<file path="design/flow/run.sh">
#!/bin/bash
# the make line also repeats each setting of config.mk as NAME=value (left out here)
make -C /OpenROAD-flow-scripts/flow DESIGN_CONFIG=/design/flow/config.mk WORK_HOME=/design/flow/orfs CLKGATE_MAP_FILE= finish
</file>
<file path="design/flow/config.mk">
export PLATFORM = sky130hd
export DESIGN_NAME = syntropy_core
export DESIGN_NICKNAME = syntropy_core
export VERILOG_FILES = /design/flow/design.v
export SDC_FILE = /design/flow/constraint.sdc
export NUM_CORES = 4
export LEC_CHECK = 0
export ABC_AREA = 1
export CAP_MARGIN = 20
export CELL_PAD_IN_SITES_GLOBAL_PLACEMENT = 0
export CORE_ASPECT_RATIO = 1.47
export CORE_MARGIN = 2
export CORE_UTILIZATION = 72
export CTS_CLUSTER_SIZE = 87
export GPL_TIMING_DRIVEN = 1
export HOLD_SLACK_MARGIN = 0.29
export PLACE_DENSITY = 0.42
export SLEW_MARGIN = 30
</file>
<file path="design/flow/constraint.sdc">
create_clock -name core_clock -period 9.34 [get_ports {clk}]
set_input_delay 1.8680 -clock core_clock [delete_from_list [all_inputs] [get_ports {clk}]]
set_output_delay 1.8680 -clock core_clock [all_outputs]
set_load 0.01 [all_outputs]
</file>
<file path="design/flow/design.v">
`timescale 1ns / 1ps
module syntropy_core #(
    parameter DATA_WIDTH = 16,
    parameter ADDR_WIDTH = 8,
    parameter THRESHOLD_DEFAULT = 16'hE666,   
    parameter LEARNING_RATE = 16'h0019,      
    parameter MAX_ITERATIONS = 8'd10
)(
    input wire clk,
    input wire rst_n,
    input wire [DATA_WIDTH-1:0] voltage_drift,     
    input wire [DATA_WIDTH-1:0] packet_loss,       
    input wire [DATA_WIDTH-1:0] temp_variance,     
    input wire [DATA_WIDTH-1:0] phase_jitter,      
    input wire [DATA_WIDTH-1:0] threshold,         
    input wire enable_learning,                    
    input wire mesh_broadcast_en,                  
    output reg stable,                             
    output reg [DATA_WIDTH-1:0] flux_value,        
    output reg [DATA_WIDTH-1:0] correction_vector,  
    output reg [DATA_WIDTH-1:0] optimized_params,  
    output reg learning_active,                    
    output reg mesh_broadcast_req,                 
    input wire [DATA_WIDTH-1:0] mesh_flux_in,      
    input wire [DATA_WIDTH-1:0] mesh_correction_in,  
    input wire mesh_valid_in,                      
    output reg [DATA_WIDTH-1:0] mesh_flux_out,     
    output reg [DATA_WIDTH-1:0] mesh_correction_out,  
    output reg mesh_valid_out,                     
    output reg [7:0] iteration_count,              
    output reg [3:0] state,                        
    output reg error_flag                          
);
    localparam IDLE = 4'd0;
    localparam EVALUATE = 4'd1;
    localparam LEARN = 4'd2;
    localparam CORRECT = 4'd3;
    localparam BROADCAST = 4'd4;
    localparam ERROR = 4'd5;
    reg [DATA_WIDTH-1:0] flux_reg;
    reg [DATA_WIDTH-1:0] threshold_reg;
    reg [DATA_WIDTH-1:0] metrics [0:3];   
    reg [DATA_WIDTH-1:0] gradients [0:3];  
    reg [DATA_WIDTH-1:0] params [0:3];    
    reg [7:0] iter_count;
    reg [3:0] current_state;
    reg learning_en;
    reg mesh_en;
    wire [DATA_WIDTH-1:0] flux_calc;
    wire signed [22:0] gradient_calc [0:3];
    wire signed [31:0] scaled_step [0:3];
    wire [DATA_WIDTH-1:0] param_update [0:3];
    wire signed [17:0] flux_error;
    localparam signed [31:0] LEARNING_RATE_S = LEARNING_RATE;
    wire overflow_flag;
    assign flux_calc = 16'h0100 - (voltage_drift + packet_loss + 
                                   (temp_variance >> 8) + phase_jitter);
    assign flux_error = $signed({2'b00, threshold_reg}) - $signed({2'b00, flux_reg});
    assign gradient_calc[0] = -2 * flux_error;  
    assign gradient_calc[1] = -2 * flux_error;  
    assign gradient_calc[2] = (-2 * flux_error) >>> 8;  
    assign gradient_calc[3] = -2 * flux_error;  
    assign scaled_step[0] = (LEARNING_RATE_S * gradient_calc[0]) >>> 8;
    assign scaled_step[1] = (LEARNING_RATE_S * gradient_calc[1]) >>> 8;
    assign scaled_step[2] = (LEARNING_RATE_S * gradient_calc[2]) >>> 8;
    assign scaled_step[3] = (LEARNING_RATE_S * gradient_calc[3]) >>> 8;
    assign param_update[0] = params[0] - scaled_step[0][DATA_WIDTH-1:0];
    assign param_update[1] = params[1] - scaled_step[1][DATA_WIDTH-1:0];
    assign param_update[2] = params[2] - scaled_step[2][DATA_WIDTH-1:0];
    assign param_update[3] = params[3] - scaled_step[3][DATA_WIDTH-1:0];
    assign overflow_flag = (flux_calc[15] == 1'b1) || 
                          (param_update[0][15] == 1'b1) ||
                          (param_update[1][15] == 1'b1) ||
                          (param_update[2][15] == 1'b1) ||
                          (param_update[3][15] == 1'b1);
    always @(posedge clk or negedge rst_n) begin
        if (!rst_n) begin
            stable <= 1'b0;
            flux_value <= 16'h0000;
            correction_vector <= 16'h0000;
            optimized_params <= 16'h0000;
            learning_active <= 1'b0;
            mesh_broadcast_req <= 1'b0;
            mesh_flux_out <= 16'h0000;
            mesh_correction_out <= 16'h0000;
            mesh_valid_out <= 1'b0;
            iteration_count <= 8'd0;
            state <= IDLE;
            error_flag <= 1'b0;
            params[0] <= 16'h0000;  
            params[1] <= 16'h0000;  
            params[2] <= 16'h0000;  
            params[3] <= 16'h0000;  
            threshold_reg <= THRESHOLD_DEFAULT;
            flux_reg <= 16'h0000;
            current_state <= IDLE;
            learning_en <= 1'b0;
            mesh_en <= 1'b0;
            iter_count <= 8'd0;
        end else begin
            threshold_reg <= threshold;
            learning_en <= enable_learning;
            mesh_en <= mesh_broadcast_en;
            metrics[0] <= voltage_drift;
            metrics[1] <= packet_loss;
            metrics[2] <= temp_variance;
            metrics[3] <= phase_jitter;
            case (current_state)
                IDLE: begin
                    stable <= 1'b0;
                    learning_active <= 1'b0;
                    mesh_broadcast_req <= 1'b0;
                    mesh_valid_out <= 1'b0;
                    error_flag <= 1'b0;
                    iter_count <= 8'd0;
                    if (overflow_flag) begin
                        current_state <= ERROR;
                    end else begin
                        current_state <= EVALUATE;
                    end
                end
                EVALUATE: begin
                    flux_reg <= flux_calc;
                    flux_value <= flux_calc;
                    if (flux_calc >= threshold_reg) begin
                        stable <= 1'b1;
                        correction_vector <= 16'h0000;
                        current_state <= IDLE;
                    end else begin
                        stable <= 1'b0;
                        correction_vector <= threshold_reg - flux_calc;
                        if (learning_en) begin
                            current_state <= LEARN;
                        end else begin
                            current_state <= CORRECT;
                        end
                    end
                end
                LEARN: begin
                    learning_active <= 1'b1;
                    if (iter_count < MAX_ITERATIONS) begin
                        gradients[0] <= gradient_calc[0];
                        gradients[1] <= gradient_calc[1];
                        gradients[2] <= gradient_calc[2];
                        gradients[3] <= gradient_calc[3];
                        params[0] <= param_update[0];
                        params[1] <= param_update[1];
                        params[2] <= param_update[2];
                        params[3] <= param_update[3];
                        iter_count <= iter_count + 1;
                        iteration_count <= iter_count + 1;
                        flux_reg <= 16'h0100 - (param_update[0] + param_update[1] + 
                                               (param_update[2] >> 8) + param_update[3]);
                    end else begin
                        learning_active <= 1'b0;
                        optimized_params <= params[0] + params[1] + params[2] + params[3];
                        current_state <= CORRECT;
                    end
                end
                CORRECT: begin
                    if (mesh_en && mesh_valid_in) begin
                        correction_vector <= mesh_correction_in;
                    end
                    current_state <= BROADCAST;
                end
                BROADCAST: begin
                    mesh_flux_out <= flux_reg;
                    mesh_correction_out <= correction_vector;
                    mesh_valid_out <= 1'b1;
                    mesh_broadcast_req <= 1'b1;
                    current_state <= IDLE;
                end
                ERROR: begin
                    error_flag <= 1'b1;
                    stable <= 1'b0;
                    learning_active <= 1'b0;
                    mesh_broadcast_req <= 1'b0;
                    mesh_valid_out <= 1'b0;
                end
                default: begin
                    current_state <= IDLE;
                end
            endcase
            state <= current_state;
        end
    end
    always @(posedge clk) begin
        if (mesh_valid_in && mesh_en) begin
        end
    end
endmodule
</file>
==> results_dict.tcl, run 1 <==
# flow metrics
set metrics [dict create \
    status "stopped before the end" \
    lastStage "global routing" \
    tool.error "[ERROR GRT-0116] Global routing finished with congestion. Check the congestion regions in the DRC Viewer." \
    yosys.area_share.aoi_pct 12.32 \
    syn_inst 2472 \
    numSynthFlops 204 \
    cts_root_buf "clkbuf_16" \
    gp_congestion 1.001 \
    ys_sh_simple_pct 18.49 \
    edf_count 0 \
    xor_share_pct 6.350 \
    top_cells_by_area "dfrtp_1 (25%), ha_1 (17%), fa_1 (10%)" \
    numPlacedInstances 3268 \
    clock_sinks 204 \
    die_area_um2 28540 \
    yosysMostFrequentCell "nand2_1" \
    synth_cell_types 54 \
    fa_ha_area_share_pct 27.09 \
    yosys_cells 2472 \
    top_cells_by_count "nand2_1 (522), inv_1 (417), ha_1 (262)" \
    ioPinCount 214 \
    chipHeight_um 203.9 \
    logic_family "adder cells" \
    yosysWarnings 4 \
    grt_overflow 165 \
    grtUsageTotal_pct 73.94 \
    avgSynthCellArea_um2 7.916 \
    row_count 73 \
    postCtsHoldBufs 0 \
    die_w_um 140.0 \
    core_um2 26850 \
    ys.flop_type "dfrtp_1" \
    numCtsBuffers 21 \
    async_flop_share_pct 100.0 \
    core_util_floorplan_pct 72.87 \
    top_area_share_pct 24.94 \
    numPortBuffers 188 \
    synthMuxAreaShare_pct 0.6330 \
    yosys_area_um2 19570 \
    yosysTopAreaCell "dfrtp_1" \
    hpwlAfterDp_um 51870 \
    syn-num-nets 2952 \
    clockBufferDepth 3 \
    syn_area_um2 19570 \
    htree_levels 1 \
    ys_seq_share_pct 26.15 \
]
-- metal layers --
| layer | global-route usage [%] | GRT overflow |
|---|---|---|
| met5 | 10.53 | 0 |
| met4 | 80.21 | 71 |
| met3 | 53.33 | 5 |
| met2 | 96.79 | 84 |
| met1 | 70.11 | 5 |
-- through the flow --
step / worst slack [ps] / TNS [ps] / hold WS [ps] / instance area (um2)
after floorplan: 68.65 / 0 / 414.3 / 19570
after global placement: -388.0 / -1762 / 447.5 / 24040
after detailed placement: -936.6 / -5396 / 466.3 / 24050
after CTS: -367.3 / -1415 / 481.3 / 25500
-- repair_timing --
| action | CTS |
|---|---|
| pin swaps | 65 |
| setup buffers | 20 |
| resized | 125 |
| gates cloned | 0 |
| setup endpoints to repair | 11 |
==> inputs of run 2 (changes only) <==
CORE_ASPECT_RATIO = 0.61   (was 1.47)
HOLD_SLACK_MARGIN = not set   (was 0.29)
PLACE_DENSITY = not set   (was 0.42)
PLACE_DENSITY_LB_ADDON = 0.23   (was not set)
clock period = 9.81 ns   (was 9.34 ns; I/O delays follow)
==> run 2 against run 1 <==
  * The flow again stops in global routing
  * Die size about the same
  * Synthesized area unchanged
  * Synthesized cell count unchanged
==> results_dict.tcl, run 2 <==
# flow metrics
set metrics [dict create \
    core_util_floorplan_pct 72.65 \
    status "stopped before the end" \
    ys_sh_simple_pct 18.49 \
    xor_share_pct 6.350 \
    die_w_um 215.1 \
    numCtsBuffers 20 \
    yosys_cells 2472 \
    avgSynthCellArea_um2 7.916 \
    lastStage "global routing" \
    synth_cell_types 54 \
    grtUsageTotal_pct 99.61 \
    cts_root_buf "clkbuf_16" \
    grt_overflow 2043 \
    async_flop_share_pct 100.0 \
    htree_levels 1 \
    yosysMostFrequentCell "nand2_1" \
    postCtsHoldBufs 0 \
    syn_area_um2 19570 \
    syn_inst 2472 \
    ys.flop_type "dfrtp_1" \
    top_area_share_pct 24.94 \
    yosys_area_um2 19570 \
    numPortBuffers 188 \
    ioPinCount 214 \
    gp_congestion 0.9934 \
    core_um2 26930 \
    synthMuxAreaShare_pct 0.6330 \
    row_count 47 \
    die_area_um2 28550 \
    ys_seq_share_pct 26.15 \
    yosysTopAreaCell "dfrtp_1" \
    yosys.area_share.aoi_pct 12.32 \
    syn-num-nets 2952 \
    numPlacedInstances 3182 \
    edf_count 0 \
    clock_sinks 204 \
    clockBufferDepth 3 \
    hpwlAfterDp_um 50410 \
    fa_ha_area_share_pct 27.09 \
    top_cells_by_area "dfrtp_1 (25%), ha_1 (17%), fa_1 (10%)" \
    numSynthFlops 204 \
    logic_family "adder cells" \
    chipHeight_um 132.8 \
    top_cells_by_count "nand2_1 (522), inv_1 (417), ha_1 (262)" \
    yosysWarnings 4 \
    tool.error "[ERROR GRT-0232] Routing congestion too high. Check the congestion heatmap in the GUI." \
]
## run 2: what timing repair did
action	in CTS
endpoints found under the setup margin	9
gates resized	151
pin swaps	108
setup buffers	40
## run 2: stage by stage
stage	setup slack [ps]	cell area, um2	setup TNS [ps]	utilization (%)
CTS	-45.43	24960	-45.43	92.67
global placement	-213.8	23210	-622.1	86.18
floorplan	538.6	19570	0	-
detailed placement	-706.2	23210	-4008	86.18
## run 2: per-layer routing
layer	track usage (%)	GRT overflow
met1	91.04	29
met2	126.1	1507
met3	79.47	36
met4	110.4	466
met5	47.67	5
==> inputs of run 3 (changes only) <==
CELL_PAD_IN_SITES_GLOBAL_PLACEMENT = not set   (was 0)
CORE_ASPECT_RATIO = not set   (was 0.61)
CORE_UTILIZATION = 70   (was 72)
CTS_CLUSTER_DIAMETER = 222   (was not set)
CTS_CLUSTER_SIZE = 37   (was 87)
GPL_TIMING_DRIVEN = not set   (was 1)
HOLD_SLACK_MARGIN = 0.29   (was not set)
PLACE_DENSITY_LB_ADDON = not set   (was 0.23)
SETUP_SLACK_MARGIN = 1.79   (was not set)
SLEW_MARGIN = 20   (was 30)
clock period = 6.91 ns   (was 9.81 ns; I/O delays follow)
==> run 3 against run 2 <==
  * Synthesized cell count stayed put
  * The flow stops in clock tree synthesis
  * Synthesized area stayed put
  * Die size is 2.6% higher
==> results_dict.tcl, run 3 <==
# flow metrics
set metrics [dict create \
    yosys_area_um2 19570 \
    edf_count 0 \
    gp_congestion 0.9840 \
    die_w_um 171.2 \
    ys_seq_share_pct 26.15 \
    xor_share_pct 6.350 \
    avgSynthCellArea_um2 7.916 \
    ioPinCount 214 \
    fa_ha_area_share_pct 27.09 \
    status "stopped before the end" \
    yosysWarnings 4 \
    lastStage "clock tree synthesis" \
    core_um2 27630 \
    yosysMostFrequentCell "nand2_1" \
    ys.flop_type "dfrtp_1" \
    logic_family "adder cells" \
    numPlacedInstances 3448 \
    chipHeight_um 171.2 \
    numSynthFlops 204 \
    async_flop_share_pct 100.0 \
    yosys_cells 2472 \
    top_cells_by_count "nand2_1 (522), inv_1 (417), ha_1 (262)" \
    tool.error "[ERROR DPL-0038] Utilization greater than 100%, impossible to legalize" \
    syn_area_um2 19570 \
    numPortBuffers 188 \
    yosysTopAreaCell "dfrtp_1" \
    core_util_floorplan_pct 70.82 \
    hpwlAfterDp_um 59980 \
    ys_sh_simple_pct 18.49 \
    syn-num-nets 2952 \
    row_count 61 \
    top_area_share_pct 24.94 \
    yosys.area_share.aoi_pct 12.32 \
    die_area_um2 29310 \
    top_cells_by_area "dfrtp_1 (25%), ha_1 (17%), fa_1 (10%)" \
    syn_inst 2472 \
    synthMuxAreaShare_pct 0.6330 \
    synth_cell_types 54 \
]
run 3: through the flow:
step / setup TNS [ps] / util, % / hold WS, ps / setup slack [ps] / area (um2)
3_5_place_dp: -44240 / 93.22 / 459.9 / -3250 / 25760
3_3_place_gp: -30850 / 93.22 / 442.7 / -2628 / 25760
2_1_floorplan: -22230 / - / 414.3 / -2133 / 20180
==> inputs of run 4 (changes only) <==
ABC_AREA = not set   (was 1)
CAP_MARGIN = 30   (was 20)
CELL_PAD_IN_SITES_DETAIL_PLACEMENT = 1   (was not set)
CORE_UTILIZATION = 56   (was 70)
CTS_CLUSTER_DIAMETER = not set   (was 222)
CTS_CLUSTER_SIZE = 62   (was 37)
GPL_ROUTABILITY_DRIVEN = 0   (was not set)
HOLD_SLACK_MARGIN = not set   (was 0.29)
MAX_ROUTING_LAYER = met4   (was not set)
SETUP_SLACK_MARGIN = -0.94   (was 1.79)
TNS_END_PERCENT = 5   (was not set)
clock period = 13.0 ns   (was 6.91 ns; I/O delays follow)
==> run 4 against run 3 <==
  * Now fails the layout checks on setup timing
  * Synthesized area down 2.4%
  * Synthesized cell count down 16%
  * Die size up 21%
==> results_dict.tcl, run 4 <==
# collected from the flow reports
set metrics [dict create \
    yosys_cells 2071 \
    ys_seq_share_pct 26.79 \
    clockBufferDepth 3 \
    avgSynthCellArea_um2 9.220 \
    max-slew-margin-rel_pct 40.67 \
    ys.flop_type "dfrtp_1" \
    rr_worst_depth 53 \
    first_pass_iters 5 \
    cp_slowest_cell "dfstp_2" \
    tightest_slew_ps 881.9 \
    drv_cap 0 \
    cts_root_buf "clkbuf_16" \
    htree_levels 1 \
    crit_start "threshold_reg[1]$_DFF_PN1_" \
    cp_top_family "AND-OR/OR-AND gates" \
    yosysWarnings 4 \
    hold_depth 1 \
    yosys.area_share.aoi_pct 15.77 \
    logic_family "adder cells" \
    pre_cts_ws_ps 68.50 \
    tns_ps -130.9 \
    grt_pass1_vias 17930 \
    cts_resized 0 \
    final_cell_area_um2 22330 \
    setup_viol 2 \
    hpwlAfterDp_um 47410 \
    ys_sh_simple_pct 13.56 \
    whs_endpoint "optimized_params[11]$_DFFE_PN0P_" \
    xor_share_pct 7.876 \
    route.antenna.diode_count 0 \
    fmax_mhz 76.31 \
    max_stage_delay_ps 590 \
    r2r_end "flux_reg[14]$_DFFE_PN0P_" \
    crit_fanout 6 \
    syn_area_um2 19090 \
    numSynthFlops 204 \
    fa_ha_area_share_pct 27.76 \
    chipHeight_um 188.7 \
    cpMostUsedCell "ha_1" \
    ant_nets 0 \
    top_cells_by_area "dfrtp_1 (26%), ha_1 (17%), fa_1 (11%)" \
    hold_ws_ps 477.5 \
    wl_per_cell_um 23.72 \
    drt_iter0_drc 1064 \
    timing.final.crit_share_pct 100.8 \
    top_cells_by_count "ha_1 (262), inv_1 (237), nand2_1 (223)" \
    cts_setup_buffers 0 \
    top_area_share_pct 25.56 \
    row_count 67 \
    grt_max_degree 97 \
    r2r-start "threshold_reg[1]$_DFF_PN1_" \
    cp.depth 53 \
    skew_ps 11.04 \
    die_w_um 188.7 \
    edf_count 0 \
    grt_pass1_wl_um 99060 \
    drcViolationCount 0 \
    finalCriticalPeriod_ps 13100 \
    worstSetupPathType "reg2reg" \
    hold_class "reg2reg" \
    ioPinCount 214 \
    num_vias 16690 \
    worst_slack_ps -104.7 \
    viasPerCell 6.146 \
    async_flop_share_pct 100.0 \
    clock.latency.late_pin_ps 540 \
    die_area_um2 35590 \
    status "finished with violations" \
    crit_buf_inv 6 \
    syn-num-nets 2551 \
    crit_end "flux_reg[14]$_DFFE_PN0P_" \
    worst_ep_required_time_ps 13450 \
    syn_inst 2071 \
    r2r_setup_slack_ps -100 \
    yosys_area_um2 19090 \
    clk_pin_slew_ps 70 \
    core_util_floorplan_pct 56.94 \
    hp-start "optimized_params[11]$_DFFE_PN0P_" \
    synth_cell_types 89 \
    yosysTopAreaCell "dfrtp_1" \
    slew_viol_final 0 \
    crit_path_end_kind "flip-flop" \
    syn_to_final_growth_pct 16.93 \
    synthMuxAreaShare_pct 2.398 \
    placed_area_um2 21400 \
    postCtsHoldBufs 0 \
    numPortBuffers 188 \
    grtUsageTotal_pct 36.46 \
    cp-start-kind "flip-flop" \
    grt_overflow 0 \
    finalHoldViolCount 0 \
    clock_sinks 204 \
    antenna_found_initial 1 \
    yosysMostFrequentCell "ha_1" \
    cts_tree "built" \
    fin_nets 2729 \
    cp.arrival_ps 13550 \
    core_um2 33530 \
    violatedChecks "setup timing" \
    warnings 54 \
    routed_wl_um 64390 \
    numCtsBuffers 24 \
]
-- run 4: stage by stage --
stage                     utilization [%]  cells
final                               66.59   2715
after global routing                66.59   2715
after floorplan                         -   2071
after global placement              63.81   2664
after detailed placement            63.81   2664
after CTS                           66.23   2708
-- run 4: layout make-up --
type / count / area (um2)
Tap cell: 448 / 560.5
Inverter: 238 / 900.9
Sequential cell: 204 / 5116
Multi-Input combinational cell: 1579 / 12890
Clock inverter: 7 / 100.1
Fill cell: 3758 / 11200
Clock buffer: 37 / 709.4
Timing Repair Buffer: 202 / 2053
-- run 4: routing by layer --
metal / global-route usage (%) / vias up / share of wire [%]
met3: 5.625 / 180 / 5.3
met2: 60.45 / 576 / 48
met4: 15.14 / 0 / 5.0
met1: 44.52 / 8473 / 41
met5: - / - / 0
li1: - / 7458 / -
==> inputs of run 5 (changes only) <==
ABC_AREA = 1   (was not set)
CAP_MARGIN = 20   (was 30)
CELL_PAD_IN_SITES_DETAIL_PLACEMENT = not set   (was 1)
CELL_PAD_IN_SITES_GLOBAL_PLACEMENT = 0   (was not set)
CORE_ASPECT_RATIO = 0.61   (was not set)
CORE_MARGIN = 5   (was 2)
CORE_UTILIZATION = 33   (was 56)
CTS_CLUSTER_SIZE = not set   (was 62)
GPL_ROUTABILITY_DRIVEN = not set   (was 0)
GPL_TIMING_DRIVEN = 1   (was not set)
MAX_ROUTING_LAYER = not set   (was met4)
PLACE_DENSITY_LB_ADDON = 0.07   (was not set)
SETUP_SLACK_MARGIN = not set   (was -0.94)
SLEW_MARGIN = 30   (was 20)
TNS_END_PERCENT = not set   (was 5)
clock period = 7.47 ns   (was 13.0 ns; I/O delays follow)
==> run 5 against run 4 <==
  * Via count grew 13%
  * Routed wire length grew 10%
  * Sequential share of layout area decreased by 5.3 points
  * Critical endpoint is now flux_reg[15]$_DFFE_PN0P_
  * Highest routed layer unchanged
  * Synthesized area rose by 2.5%
  * Cell count up 47%
  * Still fails the layout checks on setup timing
  * Clock-buffer cell count fell by 4
  * Global-route usage down 15 points
  * Non-clock buffer count up 523
  * Synthesized cell count grew 19%
==> results_dict.tcl, run 5 <==
# collected from the flow reports
set metrics [dict create \
    finalNonFillerCells 3984 \
    htree_levels 1 \
    whs_endpoint "state[1]$_DFF_PN0_" \
    grt_pass1_vias 18810 \
    pre_cts_ws_ps -2737 \
    gp_congestion 0.9066 \
    crit_end "flux_reg[15]$_DFFE_PN0P_" \
    cp.depth 55 \
    yosys.area_share.aoi_pct 12.32 \
    grt_util_met2_pct 28.84 \
    grt_use_met1_pct 35.08 \
    ys_seq_share_pct 26.15 \
    skew_ps 29.51 \
    top_cells_by_area "dfrtp_1 (25%), ha_1 (17%), fa_1 (10%)" \
    clk_pin_slew_ps 60 \
    crit_path_end_kind "flip-flop" \
    worst_slack_ps -2078 \
    slew_viol_final 0 \
    setup_viol 15 \
    numCtsBuffers 25 \
    synth_cell_types 54 \
    ioPinCount 214 \
    yosysWarnings 4 \
    clock_sinks 204 \
    wl_per_cell_um 17.83 \
    first_pass_iters 5 \
    core_util_floorplan_pct 33.48 \
    avgSynthCellArea_um2 7.916 \
    grt_pass1_wl_um 108100 \
    hold_class "reg2reg" \
    ys_sh_simple_pct 18.49 \
    row_count 69 \
    grtUsageTotal_pct 21.32 \
    async_flop_share_pct 100.0 \
    ant_nets 0 \
    cp_slowest_cell "fa_2" \
    hpwlAfterDp_um 58000 \
    cp.arrival_ps 9970 \
    syn_to_final_growth_pct 48.37 \
    grt_overflow 0 \
    r2r_end "flux_reg[15]$_DFFE_PN0P_" \
    numPlacedInstances 3868 \
    numSynthFlops 204 \
    fin_nets 3664 \
    syn-num-nets 2952 \
    rsz0062_at_grt "yes" \
    clock.latency.late_pin_ps 560 \
    utilization_pct 49.67 \
    syn_inst 2472 \
    grt_max_degree 123 \
    fillers 5638 \
    edf_count 0 \
    rr_worst_depth 55 \
    yosysTopAreaCell "dfrtp_1" \
    top_area_share_pct 24.94 \
    syn_area_um2 19570 \
    clockBufferDepth 3 \
    xor_share_pct 6.350 \
    hp-start "current_state[1]$_DFFE_PN0P_" \
    routed_wl_um 71040 \
    antenna_found_initial 1 \
    warnings 57 \
    viasPerCell 4.749 \
    logic_family "adder cells" \
    cp-start-kind "flip-flop" \
    finalHoldViolCount 0 \
    r2r-start "threshold_reg[1]$_DFF_PN1_" \
    top_cells_by_count "nand2_1 (522), inv_1 (417), ha_1 (262)" \
    finalCriticalPeriod_ps 9548 \
    grt_busiest_layer "met1" \
    crit_buf_inv 10 \
    crit_start "threshold_reg[1]$_DFF_PN1_" \
    yosys_area_um2 19570 \
    cts_tree "built" \
    violatedChecks "setup timing" \
    postCtsHoldBufs 0 \
    yosysMostFrequentCell "nand2_1" \
    hold_ws_ps 456.4 \
    cts_root_buf "clkbuf_16" \
    crit_fanout 4 \
    cp_top_family "adder cells" \
    drt_iter0_drc 1084 \
    route.antenna.diode_count 0 \
    r2r_setup_slack_ps -2080 \
    hold_depth 0 \
    cpMostUsedCell "nand2_1" \
    fa_ha_area_share_pct 27.09 \
    status "finished with violations" \
    max-slew-margin-rel_pct 40.52 \
    core_um2 58450 \
    ys.flop_type "dfrtp_1" \
    timing.final.crit_share_pct 127.8 \
    num_vias 18920 \
    tightest_slew_ps 892.2 \
    yosys_cells 2472 \
    max_stage_delay_ps 600 \
    die_area_um2 64420 \
    die_w_um 321.8 \
    fmax_mhz 104.7 \
    worstSetupPathType "reg2reg" \
    worst_ep_required_time_ps 7890 \
    placed_area_um2 25980 \
    drv_cap 0 \
    final_cell_area_um2 29030 \
    synthMuxAreaShare_pct 0.6330 \
    numPortBuffers 188 \
    chipHeight_um 200.2 \
    grtUsageMet3_pct 4.449 \
    drcViolationCount 0 \
]
==> run 5: metrics by stage <==
step | TNS (ps)
global route | -30120
detailed placement | -30620
global placement | -29640
CTS | -22710
floorplan | -14440
finish | -23620
==> run 5: per-layer routing <==
| layer | wire, um | vias to the layer above | share of wire (%) |
|---|---|---|---|
| li1 | - | 9404 | - |
| met1 | 38290 | 9057 | 54 |
| met2 | 27520 | 401 | 39 |
| met3 | 4320 | 58 | 6.1 |
| met4 | 911 | 0 | 1.3 |
| met5 | 0 | - | 0 |
==> run 5: cell type report <==
class	count	area, um2	area share (%)
multi-input cells	1806	14490	49.92
repair buffers	725	5972	20.57
flip-flops and latches	204	5117	17.63
inverters	422	1588	5.469
well taps	781	977.2	3.366
clock buffers	33	705.7	2.431
clock inverters	13	180.2	0.6206
==> run 5: repair_timing <==
item,4_1_cts,5_1_grt
buffers inserted,44,27
pin swaps,107,75
endpoints found under the setup margin,16,26
gates resized,156,179
==> inputs of run 6 (changes only) <==
ABC_AREA = not set   (was 1)
CAP_MARGIN = 30   (was 20)
CELL_PAD_IN_SITES_DETAIL_PLACEMENT = 1   (was not set)
CELL_PAD_IN_SITES_GLOBAL_PLACEMENT = 1   (was 0)
CORE_ASPECT_RATIO = not set   (was 0.61)
CORE_MARGIN = 6   (was 5)
CORE_UTILIZATION = 36   (was 33)
CTS_CLUSTER_SIZE = 62   (was not set)
GPL_ROUTABILITY_DRIVEN = 1   (was not set)
GPL_TIMING_DRIVEN = not set   (was 1)
MAX_ROUTING_LAYER = met5   (was not set)
PLACE_DENSITY_LB_ADDON = not set   (was 0.07)
SETUP_SLACK_MARGIN = -0.94   (was not set)
SLEW_MARGIN = 20   (was 30)
TNS_END_PERCENT = 5   (was not set)
clock period = 13.0 ns   (was 7.47 ns; I/O delays follow)
==> run 6 against run 5 <==
  * Critical endpoint is now flux_reg[14]$_DFFE_PN0P_
  * Synthesized cell count shrank 16%
  * Utilization shrank 5.3 points
  * Now clean on timing, DRC and antenna
  * Worst hold slack gained 20 ps
  * Routed wire length shrank 18%
  * Design area shrank 21%
  * Cell count shrank 25%
  * Flip-flop count is the same
  * Synthesized area shrank 2.4%
  * Via count shrank 20%
==> results_dict.tcl, run 6 <==
# collected from the flow reports
set metrics [dict create \
    edf_count 0 \
    fmax_mhz 78.82 \
    r2r_end "flux_reg[14]$_DFFE_PN0P_" \
    viasPerCell 5.095 \
    htree_levels 1 \
    yosysMostFrequentCell "ha_1" \
    finalCriticalPeriod_ps 12690 \
    top_cells_by_count "ha_1 (262), inv_1 (237), nand2_1 (223)" \
    hold_class "reg2reg" \
    yosys_area_um2 19090 \
    pre_cts_ws_ps 359.6 \
    slew_viol_final 0 \
    worst_ep_required_time_ps 13480 \
    rr_worst_depth 54 \
    r2r_setup_slack_ps 310 \
    max-slew-margin-rel_pct 35.91 \
    synthMuxAreaShare_pct 2.398 \
    grt_max_degree 97 \
    skew_ps 24.22 \
    num_vias 15140 \
    syn_inst 2071 \
    numCtsBuffers 28 \
    timing.final.crit_share_pct 97.59 \
    row_count 83 \
    hpwlAfterDp_um 48150 \
    drt_iter0_drc 554 \
    cp_slowest_cell "dfstp_2" \
    numPortBuffers 188 \
    cp.arrival_ps 13170 \
    grt_overflow 0 \
    route.antenna.diode_count 0 \
    grtUsageTotal_pct 19.50 \
    hp-start "iteration_count[0]$_DFFE_PN0P_" \
    worst_slack_ps 313.3 \
    fillers 5894 \
    postCtsHoldBufs 0 \
    whs_endpoint "iteration_count[0]$_DFFE_PN0P_" \
    wl_per_cell_um 19.53 \
    xor_share_pct 7.876 \
    logic_family "adder cells" \
    die_w_um 242.3 \
    tns_ps 0 \
    gp_congestion 0.8283 \
    routed_wl_um 58020 \
    syn-num-nets 2551 \
    crit_path_end_kind "flip-flop" \
    cpMostUsedCell "inv_1" \
    top_cells_by_area "dfrtp_1 (26%), ha_1 (17%), fa_1 (11%)" \
    syn_area_um2 19090 \
    core_um2 51820 \
    cts_setup_buffers 0 \
    numSynthFlops 204 \
    grt_pass1_wl_um 92510 \
    first_pass_iters 4 \
    antenna_found_initial 1 \
    top_area_share_pct 25.56 \
    yosys.area_share.aoi_pct 15.77 \
    hold_depth 2 \
    cts_root_buf "clkbuf_16" \
    crit_end "flux_reg[14]$_DFFE_PN0P_" \
    cp-start-kind "flip-flop" \
    cp.depth 54 \
    ys_seq_share_pct 26.79 \
    cts_resized 0 \
    cts_tree "built" \
    drv_cap 0 \
    finalHoldViolCount 0 \
    fa_ha_area_share_pct 27.76 \
    ys.flop_type "dfrtp_1" \
    tightest_slew_ps 948.9 \
    max_stage_delay_ps 590 \
    avgSynthCellArea_um2 9.220 \
    worstSetupPathType "reg2reg" \
    chipHeight_um 242.3 \
    ioPinCount 214 \
    status "no timing/DRC/antenna violations" \
    clock.latency.late_pin_ps 590 \
    async_flop_share_pct 100.0 \
    clock_sinks 204 \
    ys_sh_simple_pct 13.56 \
    clk_pin_slew_ps 50 \
    fin_nets 2749 \
    synth_cell_types 89 \
    yosys_cells 2071 \
    crit_fanout 7 \
    crit_start "threshold_reg[1]$_DFF_PN1_" \
    yosysTopAreaCell "dfrtp_1" \
    syn_to_final_growth_pct 20.35 \
    crit_buf_inv 10 \
    grt_pass1_vias 16090 \
    yosysWarnings 4 \
    cp_top_family "AND-OR/OR-AND gates" \
    r2r-start "threshold_reg[1]$_DFF_PN1_" \
    drcViolationCount 0 \
    warnings 52 \
    core_util_floorplan_pct 36.85 \
    setup_viol 0 \
    clockBufferDepth 3 \
    ant_nets 0 \
    die_area_um2 58710 \
]
run 6: metrics by stage:
step | instance area (um2) | utilization (%) | hold WS (ps) | cells
after floorplan | 19090 | - | 351.9 | 2071
after global placement | 21820 | 42.10 | 460.9 | 2913
after detailed placement | 21840 | 42.15 | 467.8 | 2914
after CTS | 22890 | 44.17 | 482.7 | 2966
after global routing | 22980 | 44.35 | 494.1 | 2971
final | 22980 | 44.35 | 475.9 | 2971
run 6: cell type report:
cell class	count	area [um2]	area share [%]
clock buffers	35	777.0	3.381
clock inverters	17	266.5	1.160
inverters	238	900.9	3.920
multi-input cells	1579	12880	56.06
flip-flops and latches	204	5116	22.26
well taps	680	850.8	3.702
repair buffers	218	2187	9.517
run 6: routing by layer:
metal / GRT usage [%] / part of all wire [%] / vias up
met5: 0 / 0 / -
met4: 3.249 / 1.4 / 0
met3: 2.447 / 3.0 / 37
met2: 32.87 / 47 / 138
met1: 27.30 / 48 / 7479
li1: - / - / 7483
==> inputs of run 7 (changes only) <==
CAP_MARGIN = 20   (was 30)
CELL_PAD_IN_SITES_DETAIL_PLACEMENT = not set   (was 1)
CELL_PAD_IN_SITES_GLOBAL_PLACEMENT = not set   (was 1)
CORE_MARGIN = 2   (was 6)
CORE_UTILIZATION = 72   (was 36)
CTS_CLUSTER_SIZE = 37   (was 62)
GPL_ROUTABILITY_DRIVEN = not set   (was 1)
HOLD_SLACK_MARGIN = 0.28   (was not set)
MAX_ROUTING_LAYER = not set   (was met5)
PLACE_DENSITY = 0.65   (was not set)
SETUP_SLACK_MARGIN = 3.15   (was -0.94)
TNS_END_PERCENT = not set   (was 5)
clock period = 11.4 ns   (was 13.0 ns; I/O delays follow)
==> run 7 against run 6 <==
  * The run now fails in global routing
  * Synthesized area is the same
  * Die size decreased by 53%
  * Synthesized cell count is the same
==> results_dict.tcl, run 7 <==
# flow metrics
set metrics [dict create \
    numPortBuffers 188 \
    status "stopped before the end" \
    clockBufferDepth 3 \
    edf_count 0 \
    top_cells_by_area "dfrtp_1 (26%), ha_1 (17%), fa_1 (11%)" \
    yosysWarnings 4 \
    pre_cts_ws_ps 148.6 \
    syn-num-nets 2551 \
    lastStage "global routing" \
    ys.flop_type "dfrtp_1" \
    gp_congestion 0.9435 \
    chipHeight_um 166.9 \
    yosys.area_share.aoi_pct 15.77 \
    yosysMostFrequentCell "ha_1" \
    top_area_share_pct 25.56 \
    ys_seq_share_pct 26.79 \
    async_flop_share_pct 100.0 \
    cts_root_buf "clkbuf_16" \
    row_count 59 \
    syn_area_um2 19090 \
    hpwlAfterDp_um 39450 \
    placed_area_um2 21670 \
    die_w_um 166.9 \
    yosys_cells 2071 \
    htree_levels 1 \
    syn_inst 2071 \
    ioPinCount 214 \
    logic_family "adder cells" \
    fa_ha_area_share_pct 27.76 \
    numCtsBuffers 23 \
    clock_sinks 204 \
    numPlacedInstances 2555 \
    synthMuxAreaShare_pct 2.398 \
    die_area_um2 27840 \
    yosysTopAreaCell "dfrtp_1" \
    top_cells_by_count "ha_1 (262), inv_1 (237), nand2_1 (223)" \
    yosys_area_um2 19090 \
    synth_cell_types 89 \
    avgSynthCellArea_um2 9.220 \
    xor_share_pct 7.876 \
    core_util_floorplan_pct 73.28 \
    numSynthFlops 204 \
    ys_sh_simple_pct 13.56 \
    core_um2 26060 \
]
[run 7: timing repair]
| item | in CTS |
|---|---|
| hold endpoints to repair | 0 |
| hold buffers | 0 |
| gates resized | 129 |
| endpoints found under the setup margin | 34 |
| pin swaps | 112 |
| gates cloned | 0 |
| buffers inserted | 91 |
==> inputs of run 8 (changes only) <==
ABC_AREA = 1   (was not set)
CAP_MARGIN = 30   (was 20)
CELL_PAD_IN_SITES_DETAIL_PLACEMENT = 2   (was not set)
CELL_PAD_IN_SITES_GLOBAL_PLACEMENT = 1   (was not set)
CORE_UTILIZATION = 40   (was 72)
CTS_CLUSTER_SIZE = not set   (was 37)
GPL_TIMING_DRIVEN = 1   (was not set)
HOLD_SLACK_MARGIN = -0.02   (was 0.28)
MAX_ROUTING_LAYER = met4   (was not set)
MIN_ROUTING_LAYER = met1   (was not set)
PLACE_DENSITY = not set   (was 0.65)
PLACE_DENSITY_LB_ADDON = 0.25   (was not set)
SETUP_SLACK_MARGIN = 1.24   (was 3.15)
SLEW_MARGIN = 25   (was 20)
clock period = 7.63 ns   (was 11.4 ns; I/O delays follow)
==> run 8 against run 7 <==
  * The run fails in detailed placement
  * Die size increased by 82%
  * Synthesized cell count rose by 19%
  * Synthesized area up 2.5%
==> results_dict.tcl, run 8 <==
# flow metrics
set metrics [dict create \
    ys_seq_share_pct 26.15 \
    yosysWarnings 4 \
    tool.error "[ERROR DPL-0033] detailed placement checks failed during check placement." \
    fa_ha_area_share_pct 27.09 \
    row_count 81 \
    ys.flop_type "dfrtp_1" \
    lastStage "detailed placement" \
    core_util_floorplan_pct 40.22 \
    yosys.area_share.aoi_pct 12.32 \
    ys_sh_simple_pct 18.49 \
    top_cells_by_area "dfrtp_1 (25%), ha_1 (17%), fa_1 (10%)" \
    logic_family "adder cells" \
    status "stopped before the end" \
    syn_inst 2472 \
    async_flop_share_pct 100.0 \
    die_w_um 225.2 \
    ioPinCount 214 \
    avgSynthCellArea_um2 7.916 \
    syn_area_um2 19570 \
    top_area_share_pct 24.94 \
    synth_cell_types 54 \
    numSynthFlops 204 \
    edf_count 0 \
    yosys_area_um2 19570 \
    die_area_um2 50700 \
    chipHeight_um 225.2 \
    syn-num-nets 2952 \
    yosysTopAreaCell "dfrtp_1" \
    top_cells_by_count "nand2_1 (522), inv_1 (417), ha_1 (262)" \
    synthMuxAreaShare_pct 0.6330 \
    gp_congestion 0.9198 \
    numPortBuffers 188 \
    xor_share_pct 6.350 \
    core_um2 48650 \
    yosysMostFrequentCell "nand2_1" \
    yosys_cells 2472 \
]
==> run 8: through the flow <==
step	instance area (um2)	TNS, ps	hold WS [ps]	setup slack [ps]
after floorplan	19770	-12140	414.3	-1445
after global placement	25480	-23190	447.3	-2015
==> inputs of run 9 (changes only) <==
ABC_AREA = not set   (was 1)
CAP_MARGIN = 20   (was 30)
CELL_PAD_IN_SITES_GLOBAL_PLACEMENT = not set   (was 1)
CORE_UTILIZATION = 60   (was 40)
CTS_CLUSTER_DIAMETER = 152   (was not set)
CTS_CLUSTER_SIZE = 53   (was not set)
GPL_ROUTABILITY_DRIVEN = 1   (was not set)
GPL_TIMING_DRIVEN = 0   (was 1)
HOLD_SLACK_MARGIN = not set   (was -0.02)
MAX_ROUTING_LAYER = not set   (was met4)
MIN_ROUTING_LAYER = not set   (was met1)
PLACE_DENSITY_LB_ADDON = 0.28   (was 0.25)
SETUP_SLACK_MARGIN = not set   (was 1.24)
SLEW_MARGIN = 0   (was 25)
TNS_END_PERCENT = 75   (was not set)
clock period = 6.83 ns   (was 7.63 ns; I/O delays follow)
==> run 9 against run 8 <==
  * The flow again stops in detailed placement
  * Synthesized area shrank 2.4%
  * Synthesized cell count shrank 16%
  * Die size shrank 34%
==> results_dict.tcl, run 9 <==
# flow metrics
set metrics [dict create \
    top_cells_by_area "dfrtp_1 (26%), ha_1 (17%), fa_1 (11%)" \
    core_um2 31470 \
    row_count 65 \
    top_area_share_pct 25.56 \
    numSynthFlops 204 \
    ys_seq_share_pct 26.79 \
    ys.flop_type "dfrtp_1" \
    top_cells_by_count "ha_1 (262), inv_1 (237), nand2_1 (223)" \
    async_flop_share_pct 100.0 \
    yosys_area_um2 19090 \
    gp_congestion 0.9779 \
    logic_family "adder cells" \
    xor_share_pct 7.876 \
    yosysTopAreaCell "dfrtp_1" \
    die_w_um 182.4 \
    lastStage "detailed placement" \
    yosysMostFrequentCell "ha_1" \
    die_area_um2 33270 \
    syn-num-nets 2551 \
    yosysWarnings 4 \
    core_util_floorplan_pct 60.67 \
    avgSynthCellArea_um2 9.220 \
    syn_inst 2071 \
    synth_cell_types 89 \
    fa_ha_area_share_pct 27.76 \
    tool.error "Error: detail_place.tcl, 38 bad optional access" \
    ys_sh_simple_pct 13.56 \
    syn_area_um2 19090 \
    yosys_cells 2071 \
    chipHeight_um 182.4 \
    yosys.area_share.aoi_pct 15.77 \
    ioPinCount 214 \
    synthMuxAreaShare_pct 2.398 \
    status "stopped before the end" \
    edf_count 0 \
    numPortBuffers 188 \
]
==> inputs of run 10 (changes only) <==
CELL_PAD_IN_SITES_DETAIL_PLACEMENT = not set   (was 2)
CORE_UTILIZATION = 64   (was 60)
CTS_CLUSTER_DIAMETER = not set   (was 152)
CTS_CLUSTER_SIZE = not set   (was 53)
GPL_ROUTABILITY_DRIVEN = not set   (was 1)
GPL_TIMING_DRIVEN = not set   (was 0)
PLACE_DENSITY_LB_ADDON = not set   (was 0.28)
SETUP_SLACK_MARGIN = -0.85   (was not set)
SLEW_MARGIN = 20   (was 0)
TNS_END_PERCENT = not set   (was 75)
clock period = 8.61 ns   (was 6.83 ns; I/O delays follow)
==> run 10 against run 9 <==
  * The layout now fails its checks (setup timing)
  * Synthesized area stayed put
  * Die size decreased by 6.1%
  * Synthesized cell count is the same
==> results_dict.tcl, run 10 <==
# collected from the flow reports
set metrics [dict create \
    drv_cap 0 \
    cp.depth 46 \
    logic_family "adder cells" \
    gp_congestion 0.9208 \
    numSynthFlops 204 \
    cp-start-kind "flip-flop" \
    num_vias 17850 \
    async_flop_share_pct 100.0 \
    status "finished with violations" \
    yosys_cells 2071 \
    timing.final.crit_share_pct 128.8 \
    numCtsBuffers 24 \
    hold_class "reg2reg" \
    finalHoldViolCount 0 \
    avgSynthCellArea_um2 9.220 \
    first_pass_iters 6 \
    ioPinCount 214 \
    viasPerCell 5.890 \
    syn_inst 2071 \
    grt_overflow 0 \
    hold_depth 2 \
    syn_area_um2 19090 \
    worstSetupPathType "reg2reg" \
    crit_path_end_kind "flip-flop" \
    ant_nets 0 \
    worst_slack_ps -2477 \
    htree_levels 1 \
    cp_slowest_cell "dfstp_2" \
    fmax_mhz 90.20 \
    die_area_um2 31230 \
    xor_share_pct 7.876 \
    edf_count 0 \
    cp.arrival_ps 11500 \
    setup_viol 14 \
    ys_sh_simple_pct 13.56 \
    hp-start "optimized_params[9]$_DFFE_PN0P_" \
    grt_util_met2_pct 62.92 \
    finalCriticalPeriod_ps 11090 \
    ys_seq_share_pct 26.79 \
    crit_buf_inv 2 \
    crit_end "flux_reg[15]$_DFFE_PN0P_" \
    worst_ep_required_time_ps 9020 \
    rsz0062_at_grt "yes" \
    rr_worst_depth 46 \
    hpwlAfterDp_um 43290 \
    routed_wl_um 59930 \
    route.antenna.diode_count 0 \
    yosysMostFrequentCell "ha_1" \
    core_util_floorplan_pct 64.77 \
    wl_per_cell_um 19.77 \
    cts_root_buf "clkbuf_16" \
    synthMuxAreaShare_pct 2.398 \
    r2r_setup_slack_ps -2480 \
    grtUsageMet3_pct 7.216 \
    ys.flop_type "dfrtp_1" \
    whs_endpoint "optimized_params[9]$_DFFE_PN0P_" \
    cts_tree "built" \
    crit_start "threshold_reg[1]$_DFF_PN1_" \
    yosys.area_share.aoi_pct 15.77 \
    drcViolationCount 0 \
    slew_viol_final 0 \
    max-slew-margin-rel_pct 33.85 \
    r2r_end "flux_reg[15]$_DFFE_PN0P_" \
    fin_nets 3103 \
    drt_iter0_drc 1425 \
    fa_ha_area_share_pct 27.76 \
    grtUsageTotal_pct 37.25 \
    yosys_area_um2 19090 \
    skew_ps 21.34 \
    tightest_slew_ps 992.3 \
    grt_busiest_layer "met2" \
    violatedChecks "setup timing" \
    placed_area_um2 24330 \
    core_um2 29480 \
    syn_to_final_growth_pct 37.03 \
    r2r-start "threshold_reg[1]$_DFF_PN1_" \
    row_count 63 \
    final_cell_area_um2 26170 \
    grt_pass1_wl_um 92140 \
    syn-num-nets 2551 \
    yosysWarnings 4 \
    top_cells_by_count "ha_1 (262), inv_1 (237), nand2_1 (223)" \
    clockBufferDepth 3 \
    grt_pass1_vias 18210 \
    top_cells_by_area "dfrtp_1 (26%), ha_1 (17%), fa_1 (11%)" \
    die_w_um 176.7 \
    antenna_found_initial 0 \
    clk_pin_slew_ps 60 \
    crit_fanout 5 \
    clock.latency.late_pin_ps 550 \
    cp_top_family "adder cells" \
    clock_sinks 204 \
    grt_max_degree 121 \
    max_stage_delay_ps 580 \
    top_area_share_pct 25.56 \
    yosysTopAreaCell "dfrtp_1" \
    chipHeight_um 176.7 \
    numPortBuffers 188 \
    warnings 59 \
    synth_cell_types 89 \
    grt_use_met1_pct 46.18 \
]
## run 10: timing repair
action                     in CTS  in global routing
pin swaps                      65                 80
hold buffers                    0                  0
resized                        51                104
buffers inserted               40                 16
setup endpoints to repair      11                 13
## run 10: cell type report
type,instances,area [um2]
clock buffer,28,645.6
clock inverter,16,181.4
inverter,238,900.9
sequential,204,5116
multi-input combinational,1579,14000
fill,1426,3316
tap,390,488.0
timing repair buffer,576,4836
## run 10: routing by layer
layer  up-vias  routed length [um]  share of wire (%)
met4         0                3165                5.3
li1       8197                   -                  -
met5         -                   0                  0
met2       715               29280                 49
met1      8730               23250                 39
met3       210                4233                7.1
## run 10: metrics by stage
stage	instances	util, %	hold WS, ps	worst slack (ps)	TNS [ps]
after global placement	2958	82.52	458.2	-1663	-13230
after floorplan	2071	-	351.9	-1477	-8716
final	3031	88.75	475.3	-2477	-17480
after global routing	3031	88.75	482.8	-2720	-22970
after CTS	3040	87.12	479.9	-1753	-15640
after detailed placement	2958	82.52	466.3	-2023	-16970
==> inputs of run 11 (changes only) <==
CORE_UTILIZATION = 66   (was 64)
CTS_CLUSTER_DIAMETER = 238   (was not set)
HOLD_SLACK_MARGIN = -0.09   (was not set)
SETUP_SLACK_MARGIN = not set   (was -0.85)
clock period = 9.21 ns   (was 8.61 ns; I/O delays follow)
==> run 11 against run 10 <==
  * Via count rose by 18%
  * Die size fell by 3.0%
  * Routed wire length up 37%
  * The layout still fails its checks (setup timing)
  * Flip-flop count unchanged
  * Critical path depth up 1
  * Global-route usage is 6.2 points higher
  * Sequential share of layout area decreased by 0.43 points
  * Clock skew is 8.4 ps lower
  * Utilization is 4.7 points higher
==> results_dict.tcl, run 11 <==
# collected from the flow reports
set metrics [dict create \
    status "finished with violations" \
    violatedChecks "setup timing" \
    hold_depth 2 \
    logic_family "adder cells" \
    yosysMostFrequentCell "ha_1" \
    core_um2 28630 \
    fa_ha_area_share_pct 27.76 \
    max-slew-margin-rel_pct 28.61 \
    rsz0062_at_grt "yes" \
    setup_viol 18 \
    crit_start "threshold_reg[6]$_DFF_PN1_" \
    yosys_cells 2071 \
    wl_met3_um 10460 \
    cts_root_buf "clkbuf_16" \
    max_stage_delay_ps 820 \
    htree_levels 1 \
    drv_cap 0 \
    r2r_end "flux_reg[12]$_DFFE_PN0P_" \
    numPortBuffers 188 \
    fin_nets 3162 \
    ant_nets 0 \
    rr_worst_depth 47 \
    hold_ws_ps 472.5 \
    yosys_area_um2 19090 \
    crit_buf_inv 8 \
    r2r_setup_slack_ps -2940 \
    yosysTopAreaCell "dfrtp_1" \
    worstSetupPathType "reg2reg" \
    top_cells_by_area "dfrtp_1 (26%), ha_1 (17%), fa_1 (11%)" \
    crit_path_end_kind "flip-flop" \
    clock.latency.late_pin_ps 540 \
    cp.depth 47 \
    ioPinCount 214 \
    hpwlAfterDp_um 42640 \
    yosys.area_share.aoi_pct 15.77 \
    synth_cell_types 89 \
    clockBufferDepth 3 \
    die_area_um2 30310 \
    xor_share_pct 7.876 \
    drt_iter0_drc 2839 \
    worst_ep_required_time_ps 9610 \
    syn_to_final_growth_pct 40.14 \
    antenna_found_initial 4 \
    cpMostUsedCell "buf_4" \
    worst_slack_ps -2940 \
    viasPerCell 6.847 \
    fmax_mhz 82.31 \
    yosysWarnings 4 \
    hold_class "reg2reg" \
    slew_viol_final 0 \
    synthMuxAreaShare_pct 2.398 \
    grt_pass1_wl_um 104700 \
    async_flop_share_pct 100.0 \
    finalHoldViolCount 0 \
    met1_length_um 26250 \
    hp-start "optimized_params[14]$_DFFE_PN0P_" \
    cp.arrival_ps 12550 \
    num_vias 21120 \
    grtUsageTotal_pct 43.42 \
    numCtsBuffers 24 \
    ys_sh_simple_pct 13.56 \
    edf_count 0 \
    postCtsHoldBufs 0 \
    row_count 62 \
    first_pass_iters 9 \
    cp-start-kind "flip-flop" \
    chipHeight_um 174.1 \
    top_area_share_pct 25.56 \
    crit_fanout 6 \
    whs_endpoint "optimized_params[14]$_DFFE_PN0P_" \
    clock_sinks 204 \
    cts_tree "built" \
    cp_slowest_cell "o41ai_2" \
    tightest_slew_ps 1071 \
    avgSynthCellArea_um2 9.220 \
    wl_met2_um 35760 \
    die_w_um 174.1 \
    routed.top_layer "met4" \
    syn_area_um2 19090 \
    syn_inst 2071 \
    routed_wl_um 82280 \
    tns_ps -30390 \
    grt_pass1_vias 20250 \
    ys_seq_share_pct 26.79 \
    numSynthFlops 204 \
    drcViolationCount 0 \
    warnings 57 \
    utilization_pct 93.48 \
    timing.final.crit_share_pct 131.9 \
    cp_top_family "AND-OR/OR-AND gates" \
    ys.flop_type "dfrtp_1" \
    finalCriticalPeriod_ps 12150 \
    finalNonFillerCells 3084 \
    top_cells_by_count "ha_1 (262), inv_1 (237), nand2_1 (223)" \
    grt_overflow 0 \
    crit_end "flux_reg[12]$_DFFE_PN0P_" \
    grt_max_degree 97 \
    skew_ps 12.96 \
    clk_pin_slew_ps 70 \
    gp_congestion 0.9471 \
    wl_per_cell_um 26.68 \
    syn-num-nets 2551 \
    numPlacedInstances 2964 \
    r2r-start "threshold_reg[6]$_DFF_PN1_" \
    core_util_floorplan_pct 66.71 \
]
run 11: through the flow:
| step | area (um2) | setup WS, ps |
|---|---|---|
| after floorplan | 19490 | -876.6 |
| after global placement | 24440 | -1234 |
| after detailed placement | 24440 | -1483 |
| after CTS | 26100 | -1158 |
| after global routing | 26750 | -2947 |
| final | 26760 | -2940 |
run 11: layout make-up:
cell class / count / area, um2
multi-input cells: 1579 / 14090
repair buffers: 635 / 5341
flip-flops and latches: 204 / 5116
fillers: 933 / 1867
inverters: 238 / 900.9
clock buffers: 29 / 639.4
well taps: 384 / 480.5
clock inverters: 12 / 183.9
diodes: 3 / 7.507
run 11: metal layers:
| metal | GRT usage, % | vias to the layer above |
|---|---|---|
| li1 | - | 8307 |
| met4 | 26.37 | 0 |
| met2 | 73.52 | 2112 |
| met5 | 0 | - |
| met3 | 9.186 | 948 |
| met1 | 50.76 | 9750 |
run 11: timing repair:
item | CTS | global route
gates resized | 100 | 89
buffers inserted | 48 | 37
pin swaps | 52 | 63
hold endpoints to repair | 0 | 0
endpoints found under the setup margin | 13 | 14
==> inputs of run 12 (changes only) <==
CORE_UTILIZATION = 70   (was 66)
CTS_CLUSTER_DIAMETER = not set   (was 238)
CTS_CLUSTER_SIZE = 37   (was not set)
HOLD_SLACK_MARGIN = not set   (was -0.09)
clock period = 10.4 ns   (was 9.21 ns; I/O delays follow)
==> run 12 against run 11 <==
  * The flow now stops in global routing
  * Synthesized cell count stayed put
  * Die size is 5.6% lower
  * Synthesized area stayed put
==> results_dict.tcl, run 12 <==
# flow metrics
set metrics [dict create \
    yosysWarnings 4 \
    status "stopped before the end" \
    htree_levels 1 \
    hpwlAfterDp_um 42480 \
    grt_overflow 10 \
    numSynthFlops 204 \
    tool.error "[ERROR GRT-0232] Routing congestion too high. Check the congestion heatmap in the GUI." \
    row_count 60 \
    ys_sh_simple_pct 13.56 \
    placed_area_um2 22960 \
    logic_family "adder cells" \
    numPlacedInstances 2774 \
    syn_area_um2 19090 \
    top_cells_by_count "ha_1 (262), inv_1 (237), nand2_1 (223)" \
    die_area_um2 28620 \
    numPortBuffers 188 \
    top_cells_by_area "dfrtp_1 (26%), ha_1 (17%), fa_1 (11%)" \
    yosysTopAreaCell "dfrtp_1" \
    fa_ha_area_share_pct 27.76 \
    avgSynthCellArea_um2 9.220 \
    ioPinCount 214 \
    pre_cts_ws_ps -969.1 \
    yosys_cells 2071 \
    yosys.area_share.aoi_pct 15.77 \
    clock_sinks 204 \
    postCtsHoldBufs 0 \
    lastStage "global routing" \
    syn-num-nets 2551 \
    die_w_um 169.2 \
    edf_count 0 \
    top_area_share_pct 25.56 \
    ys_seq_share_pct 26.79 \
    ys.flop_type "dfrtp_1" \
    async_flop_share_pct 100.0 \
    synth_cell_types 89 \
    core_um2 26880 \
    syn_inst 2071 \
    yosys_area_um2 19090 \
    xor_share_pct 7.876 \
    numCtsBuffers 22 \
    synthMuxAreaShare_pct 2.398 \
    gp_congestion 0.9476 \
    clockBufferDepth 3 \
    chipHeight_um 169.2 \
    core_util_floorplan_pct 71.05 \
    cts_root_buf "clkbuf_16" \
    yosysMostFrequentCell "ha_1" \
    grtUsageTotal_pct 73.36 \
]
-- run 12: through the flow --
step | setup TNS [ps] | utilization (%)
floorplan | -20.48 | -
global placement | -1990 | 85.41
detailed placement | -3894 | 85.41
CTS | -320.7 | 91.52
-- run 12: layer usage --
layer | track usage [%] | GRT overflow
met1 | 71.79 | 0
met2 | 92.95 | 5
met3 | 56.25 | 1
met4 | 74.43 | 4
met5 | 21.39 | 0
-- run 12: timing repair --
item | in CTS
endpoints found under the setup margin | 8
resized | 121
setup buffers | 31
pin swaps | 98
==> inputs of run 13 (changes only) <==
ABC_AREA = 1   (was not set)
CELL_PAD_IN_SITES_GLOBAL_PLACEMENT = 0   (was not set)
CORE_ASPECT_RATIO = 0.61   (was not set)
CORE_UTILIZATION = 58   (was 70)
CTS_CLUSTER_SIZE = 87   (was 37)
GPL_TIMING_DRIVEN = 1   (was not set)
PLACE_DENSITY = 0.42   (was not set)
SLEW_MARGIN = 30   (was 20)
clock period = 7.47 ns   (was 10.4 ns; I/O delays follow)
==> run 13 against run 12 <==
  * Now fails the layout checks on setup timing
  * Synthesized area is 2.5% higher
  * Die size grew 23%
  * Synthesized cell count is 19% higher
==> results_dict.tcl, run 13 <==
# collected from the flow reports
set metrics [dict create \
    setup_viol 17 \
    row_count 52 \
    core_um2 33180 \
    yosysTopAreaCell "dfrtp_1" \
    cts_root_buf "clkbuf_16" \
    cp_slowest_cell "dfstp_2" \
    synthMuxAreaShare_pct 0.6330 \
    cp_top_family "adder cells" \
    wl_per_cell_um 20.40 \
    finalCriticalPeriod_ps 9845 \
    core_util_floorplan_pct 58.97 \
    fmax_mhz 101.6 \
    ant_nets 0 \
    yosysMostFrequentCell "nand2_1" \
    drcViolationCount 0 \
    yosys_cells 2472 \
    grt_max_degree 77 \
    tightest_slew_ps 919.4 \
    yosys.area_share.aoi_pct 12.32 \
    grt_use_met1_pct 55.03 \
    crit_fanout 4 \
    syn_inst 2472 \
    routed_wl_um 72650 \
    grt_busiest_layer "met2" \
    grt_overflow 0 \
    clk_pin_slew_ps 60 \
    chipHeight_um 147.5 \
    crit_path_end_kind "flip-flop" \
    cp-start-kind "flip-flop" \
    clock.latency.late_pin_ps 540 \
    cp.depth 60 \
    r2r-start "threshold_reg[1]$_DFF_PN1_" \
    yosys_area_um2 19570 \
    htree_levels 1 \
    ys.flop_type "dfrtp_1" \
    utilization_pct 84.77 \
    cp.arrival_ps 10310 \
    ys_sh_simple_pct 18.49 \
    whs_endpoint "iteration_count[2]$_DFFE_PN0P_" \
    crit_end "flux_reg[15]$_DFFE_PN0P_" \
    hp-start "iteration_count[2]$_DFFE_PN0P_" \
    yosysWarnings 4 \
    logic_family "adder cells" \
    seqCellArea_um2 5117 \
    grt_pass1_vias 19630 \
    syn_area_um2 19570 \
    drt_iter0_drc 2417 \
    fin_nets 3593 \
    r2r_setup_slack_ps -2370 \
    ys_seq_share_pct 26.15 \
    clock_sinks 204 \
    top_area_share_pct 24.94 \
    numPortBuffers 188 \
    die_w_um 239.2 \
    crit_start "threshold_reg[1]$_DFF_PN1_" \
    fillers 1846 \
    slew_viol_final 0 \
    rr_worst_depth 60 \
    warnings 57 \
    die_area_um2 35270 \
    grtUsageMet3_pct 8.515 \
    max_stage_delay_ps 550 \
    worst_ep_required_time_ps 7940 \
    worstSetupPathType "reg2reg" \
    async_flop_share_pct 100.0 \
    hold_depth 2 \
    clockBufferDepth 3 \
    avgSynthCellArea_um2 7.916 \
    first_pass_iters 6 \
    xor_share_pct 6.350 \
    top_cells_by_area "dfrtp_1 (25%), ha_1 (17%), fa_1 (10%)" \
    r2r_end "flux_reg[15]$_DFFE_PN0P_" \
    timing.final.crit_share_pct 131.8 \
    hold_class "reg2reg" \
    cts_tree "built" \
    syn-num-nets 2952 \
    num_vias 20680 \
    top_cells_by_count "nand2_1 (522), inv_1 (417), ha_1 (262)" \
    finalHoldViolCount 0 \
    skew_ps 11.82 \
    hpwlAfterDp_um 51570 \
    grtUsageTotal_pct 38.03 \
    max-slew-margin-rel_pct 38.33 \
    worst_slack_ps -2375 \
    grt_util_met2_pct 58.36 \
    numSynthFlops 204 \
    mi_logic_area_um2 14620 \
    grt_pass1_wl_um 105100 \
    edf_count 0 \
    fa_ha_area_share_pct 27.09 \
    hold_ws_ps 472.7 \
    antenna_found_initial 1 \
    violatedChecks "setup timing" \
    syn_to_final_growth_pct 43.74 \
    synth_cell_types 54 \
    gp_congestion 0.9901 \
    numCtsBuffers 23 \
    crit_buf_inv 14 \
    viasPerCell 5.805 \
    route.antenna.diode_count 0 \
    status "finished with violations" \
    pre_cts_ws_ps -2401 \
    rsz0062_at_grt "yes" \
    ioPinCount 214 \
    drv_cap 0 \
]
## run 13: stage by stage
step / TNS (ps) / instances / area [um2]
6_report: -26100 / 3562 / 28130
5_1_grt: -31510 / 3562 / 28130
4_1_cts: -19090 / 3538 / 27080
3_5_place_dp: -27170 / 3466 / 25130
3_3_place_gp: -22410 / 3466 / 25130
2_1_floorplan: -14440 / 2472 / 19760
## run 13: per-layer routing
metal / share of wire (%) / up-vias / routed length (um)
met5: 0 / - / 0
met2: 43 / 1264 / 31400
li1: - / 9264 / -
met3: 12 / 294 / 8493
met1: 41 / 9855 / 29730
met4: 4.2 / 0 / 3026
## run 13: final cells by class
cell class | instances | area share (%)
multi-input combinational | 1806 | 51.98
sequential | 204 | 18.19
clock buffer | 31 | 2.295
timing repair buffer | 656 | 19.36
tap | 432 | 1.922
inverter | 422 | 5.636
clock inverter | 11 | 0.6139
## run 13: repair_timing
item / CTS / global route
endpoints found under the setup margin: 16 / 20
resized: 161 / 192
hold buffers: 0 / 0
pin swaps: 101 / 82
buffers inserted: 30 / 27
gates cloned: 0 / 0
